==> 04-01 <==
==> flow/design.v <==
module complex_adder_subtractor #(
    parameter WIDTH=32
) (
    input [WIDTH-1:0] a,
    input [WIDTH-1:0] b,
    input addNotSub,
    output reg [WIDTH-1:0] result
);
    always @(*) begin
        if (addNotSub) begin
            result[WIDTH-1:WIDTH/2] = a[WIDTH-1:WIDTH/2] + b[WIDTH-1:WIDTH/2];
            result[WIDTH/2-1:0] = a[WIDTH/2-1:0] + b[WIDTH/2-1:0];
        end else begin
            result[WIDTH-1:WIDTH/2] = a[WIDTH-1:WIDTH/2] - b[WIDTH-1:WIDTH/2];
            result[WIDTH/2-1:0] = a[WIDTH/2-1:0] - b[WIDTH/2-1:0];
        end
    end
endmodule
module complex_multiplier #(
    parameter WIDTH=32
) (
    input [WIDTH-1:0] a,
    input [WIDTH-1:0] b,
    output [2*WIDTH-1:0] result
);
    wire signed [WIDTH-1:0] a_real = { {(WIDTH/2+1){a[WIDTH/2-1]}}, a[WIDTH/2-1:0] };
    wire signed [WIDTH-1:0] b_real = { {(WIDTH/2+1){b[WIDTH/2-1]}}, b[WIDTH/2-1:0] };
    wire signed [WIDTH-1:0] a_img = { {(WIDTH/2+1){a[WIDTH-1]}}, a[WIDTH-1:WIDTH/2] };
    wire signed [WIDTH-1:0] b_img = { {(WIDTH/2+1){b[WIDTH-1]}}, b[WIDTH-1:WIDTH/2] };
    wire signed [WIDTH-1:0] result_real = a_real * b_real - a_img * b_img;
    wire signed [WIDTH-1:0] result_img = a_real * b_img + a_img * b_real;
    assign result[WIDTH-1:0] = result_real;
    assign result[2*WIDTH-1:WIDTH] = result_img;
endmodule
module complex_mean_square (
    input wire i_clk,
    input wire i_arst,
    input wire i_en,
    input wire [2:0] i_log2_samples,
    input wire        i_valid,
    input wire [31:0] i_y,
    input wire [31:0] i_y_hat,
    output reg        o_valid,
    output reg [63:0] o_data
);
    wire [31:0] y_diff_w;
    wire [63:0] sq_diff_complex_w;
    wire        sq_diff_valid_w;
    wire [63:0] sum_res_w;
    wire [8:0]  num_samples_w = 1 << i_log2_samples;
    reg [8:0]  sample_rx_cnt_r;
    reg [8:0]  sample_proc_cnt_r;
    reg [1:0]  state_r, next_state_r;
    localparam S_IDLE      = 2'b00;
    localparam S_INIT      = 2'b01;
    localparam S_COMPUTING = 2'b10;
    localparam S_FINALIZE  = 2'b11;
    complex_adder_subtractor #(.WIDTH(32)) y_difference_module (
        .a(i_y),
        .b(i_y_hat),
        .addNotSub(1'b0),
        .result(y_diff_w)
    );
    complex_multiplier cpow_calculator (
        .a(y_diff_w),
        .b(y_diff_w),
        .result(sq_diff_complex_w)
    );
    assign sq_diff_valid_w = i_valid;
    complex_adder_subtractor #(.WIDTH(64)) square_sum (
        .a(o_data),  
        .b(sq_diff_complex_w),
        .addNotSub(1'b1),
        .result(sum_res_w)
    );
    always @(posedge i_clk or posedge i_arst) begin
        if (i_arst)
            state_r <= S_IDLE;
        else
            state_r <= next_state_r;
    end
    always @(*) begin
        next_state_r = state_r;
        case (state_r)
            S_IDLE:      if (i_en) next_state_r = S_INIT;
            S_INIT:      next_state_r = S_COMPUTING;
            S_COMPUTING: if (sample_rx_cnt_r == num_samples_w && sample_proc_cnt_r == num_samples_w)
                             next_state_r = S_FINALIZE;
            S_FINALIZE:  next_state_r = S_IDLE;
            default:     next_state_r = S_IDLE;
        endcase
    end
    always @(posedge i_clk or posedge i_arst) begin
        if (i_arst) begin
            o_valid           <= 1'b0;
            o_data            <= 64'b0;
            sample_rx_cnt_r   <= 9'b0;
            sample_proc_cnt_r <= 9'b0;
        end else begin
            o_valid <= 1'b0;  
            case (state_r)
                S_INIT: begin
                    o_data            <= 64'b0;
                    sample_rx_cnt_r   <= 9'b0;
                    sample_proc_cnt_r <= 9'b0;
                end
                S_COMPUTING: begin
                    sample_rx_cnt_r <= sample_rx_cnt_r;
                    sample_proc_cnt_r <= sample_proc_cnt_r;
                    if (i_valid && sample_rx_cnt_r < num_samples_w) begin
                        sample_rx_cnt_r <= sample_rx_cnt_r + 1;
                    end
                    if (sq_diff_valid_w && !(sample_proc_cnt_r == num_samples_w)) begin
                        sample_proc_cnt_r <= sample_proc_cnt_r + 1;
                        o_data <= sum_res_w;
                    end
                end
                S_FINALIZE: begin
					o_valid        <= 1'b1;  
					o_data[31:0]   <= $signed(o_data[31:0]) >>> i_log2_samples;
					o_data[63:32]  <= $signed(o_data[63:32]) >>> i_log2_samples;
                end
            endcase
        end
    end
endmodule
==> flow/run.sh <==
#!/bin/bash
# the make line also repeats each setting of config.mk as NAME=value (left out here)
make -C /OpenROAD-flow-scripts/flow DESIGN_CONFIG=/design/flow/config.mk WORK_HOME=/design/flow/orfs CLKGATE_MAP_FILE= finish
==> flow/config.mk <==
export PLATFORM = sky130hd
export DESIGN_NAME = complex_mean_square
export DESIGN_NICKNAME = complex_mean_square
export VERILOG_FILES = /design/flow/design.v
export SDC_FILE = /design/flow/constraint.sdc
export NUM_CORES = 4
export LEC_CHECK = 0
export CAP_MARGIN = 20
export CELL_PAD_IN_SITES_DETAIL_PLACEMENT = 2
export CELL_PAD_IN_SITES_GLOBAL_PLACEMENT = 1
export CORE_ASPECT_RATIO = 1.49
export CORE_MARGIN = 2
export CORE_UTILIZATION = 40
export CTS_CLUSTER_DIAMETER = 77
export GPL_TIMING_DRIVEN = 0
export MAX_ROUTING_LAYER = met4
export SETUP_SLACK_MARGIN = 1.39
export SLEW_MARGIN = 20
export TNS_END_PERCENT = 95
==> flow/constraint.sdc <==
create_clock -name core_clock -period 13.5 [get_ports {i_clk}]
set_input_delay 2.7000 -clock core_clock [delete_from_list [all_inputs] [get_ports {i_clk}]]
set_output_delay 2.7000 -clock core_clock [all_outputs]
set_load 0.01 [all_outputs]
==> 12-06: changes against 04-01 <==
==> flow/config.mk (replaced) <==
export PLATFORM = sky130hd
export DESIGN_NAME = complex_mean_square
export DESIGN_NICKNAME = complex_mean_square
export VERILOG_FILES = /design/flow/design.v
export SDC_FILE = /design/flow/constraint.sdc
export NUM_CORES = 4
export LEC_CHECK = 0
export CAP_MARGIN = 20
export CORE_MARGIN = 2
export CORE_UTILIZATION = 72
export MAX_ROUTING_LAYER = met4
export SLEW_MARGIN = 20
==> flow/constraint.sdc (replaced) <==
create_clock -name core_clock -period 10.3 [get_ports {i_clk}]
set_input_delay 2.0600 -clock core_clock [delete_from_list [all_inputs] [get_ports {i_clk}]]
set_output_delay 2.0600 -clock core_clock [all_outputs]
set_load 0.01 [all_outputs]
==> results <==
item	12-06	04-01
Result of the run	finished with violations	finished clean
Reasons for failing layout checks	negative setup slack	-
Met3 Usage GRT	0.1117	0.03491
Crit path DRT	10.57 ns	13.82 ns
Layout clock buffers	9	10
Worst clock skew	0.01665 ns	0.01166 ns
Antenna violations before repair	6	3
Detail Placement HPWL	97.20 mm	132.5 mm
Maximum number of pins on one net before global-route repair	77	60
Post-cts repair resize count	161	385
Maximum fanout along the worst path	14	10
Highest cell delay on the worst timing path	0.67 ns	0.54 ns
Filler instances	2098	9812
Count of non-filler cells in the finished layout	5411	5537
Count of buffer and inverter cells on the critical path	11	7
Clk slew on worst S/H paths	0.09 ns	0.07 ns
Setup slack of the worst register-to-register path	3.63 ns	6.57 ns
Post-route fraction of the period consumed by the critical path	1.115	0.9148
Final setup viols	29	0
Data arrival, critical path	11.75 ns	12.67 ns
Cell with the biggest individual delay on the critical path	sky130_fd_sc_hd__fa_2	sky130_fd_sc_hd__or4_4

---

==> v33: inputs <==
Starts from the design.v that is shown in full above.
export LEC_CHECK = 0
export CAP_MARGIN = 20
export CELL_PAD_IN_SITES_DETAIL_PLACEMENT = 0
export CORE_MARGIN = 2
export CORE_UTILIZATION = 72
export CTS_CLUSTER_SIZE = 78
export GPL_TIMING_DRIVEN = 1
export HOLD_SLACK_MARGIN = -0.1
export MAX_ROUTING_LAYER = met4
export PLACE_DENSITY = 0.35
export SETUP_SLACK_MARGIN = -0.58
export SLEW_MARGIN = 40
export TNS_END_PERCENT = 40
create_clock -name core_clock -period 9.67 [get_ports {i_clk}]
run.sh (not shown) runs the stock make flow with config.mk's settings and CLKGATE_MAP_FILE=.
==> v1: changes against v33 <==
Settings changed: CELL_PAD_IN_SITES_DETAIL_PLACEMENT 0 to default, CORE_UTILIZATION 72 to 64, CTS_CLUSTER_SIZE 78 to 98, GPL_TIMING_DRIVEN 1 to default, HOLD_SLACK_MARGIN -0.1 to default, MAX_ROUTING_LAYER met4 to default, PLACE_DENSITY 0.35 to default, SETUP_SLACK_MARGIN -0.58 to default, SLEW_MARGIN 40 to 20, TNS_END_PERCENT 40 to 10.
==> flow/constraint.sdc (replaced) <==
create_clock -name core_clock -period 5.26 [get_ports {i_clk}]
set_input_delay 1.0520 -clock core_clock [delete_from_list [all_inputs] [get_ports {i_clk}]]
set_output_delay 1.0520 -clock core_clock [all_outputs]
set_load 0.01 [all_outputs]
==> v11: changes against v33 <==
Settings changed: CELL_PAD_IN_SITES_DETAIL_PLACEMENT 0 to default, CORE_UTILIZATION 72 to 57, CTS_CLUSTER_SIZE 78 to default, GPL_TIMING_DRIVEN 1 to default, HOLD_SLACK_MARGIN -0.1 to default, MAX_ROUTING_LAYER met4 to default, PLACE_DENSITY 0.35 to default, SETUP_SLACK_MARGIN -0.58 to default, SLEW_MARGIN 40 to 20, TNS_END_PERCENT 40 to default.
==> flow/constraint.sdc (replaced) <==
create_clock -name core_clock -period 5.26 [get_ports {i_clk}]
set_input_delay 1.0520 -clock core_clock [delete_from_list [all_inputs] [get_ports {i_clk}]]
set_output_delay 1.0520 -clock core_clock [all_outputs]
set_load 0.01 [all_outputs]
==> v35: changes against v33 <==
Settings changed: ABC_AREA from default to 1, CELL_PAD_IN_SITES_DETAIL_PLACEMENT 0 to default, CTS_CLUSTER_DIAMETER from default to 192, CTS_CLUSTER_SIZE 78 to 99, GPL_TIMING_DRIVEN 1 to default, HOLD_SLACK_MARGIN -0.1 to 0.3, MAX_ROUTING_LAYER met4 to default, PLACE_DENSITY 0.35 to default, SETUP_SLACK_MARGIN -0.58 to -0.38, TNS_END_PERCENT 40 to default.
==> flow/constraint.sdc (replaced) <==
create_clock -name core_clock -period 5.59 [get_ports {i_clk}]
set_input_delay 1.1180 -clock core_clock [delete_from_list [all_inputs] [get_ports {i_clk}]]
set_output_delay 1.1180 -clock core_clock [all_outputs]
set_load 0.01 [all_outputs]
==> qor summary <==
metric	v35	v33	v11	v1
Startpoint kind of the worst setup timing path	-	input port	input port	input port
Final worst setup slack	-	-1580 ps	-4780 ps	-4950 ps
Crit-path max cell delay	-	640 ps	550 ps	570 ps
Fraction of area in registers	-	0.0483	0.0452	0.0473
MI comb cells	-	2860	2860	2860
Largest class	-	logic gates	logic gates	logic gates
Per-cell via count in the routed design	-	6.13	5.45	5.66
FP Util	0.726	0.732	0.574	0.650
Final #Nets	-	5940	6090	6031
Final tally of max-slew violations	-	0	0	0
Post-cts gate resize count	750	74	242	157
Rel. slew slack	-	0.407	0.384	0.379
Outcome	stopped before the end	failed layout checks	failed layout checks	failed layout checks
Failing step	global routing (5_1_grt)	-	-	-
Reasons for failing layout checks	-	negative setup slack	negative setup slack	negative setup slack
Final hold vios	-	0	0	0
Proportion of synthesized chip area in sequential cells	0.0572	0.0591	0.0591	0.0591
Worst slack on hold paths	-	492 ps	482 ps	501 ps
Cell count listed in synth_stat.txt	4822	4072	4072	4072
ANT nets after route	-	0	0	0
Number of standard cells in the final layout excluding fillers	-	5407	5738	5579
Uppermost metal layer occupied by signal nets	-	met4	met5	met4
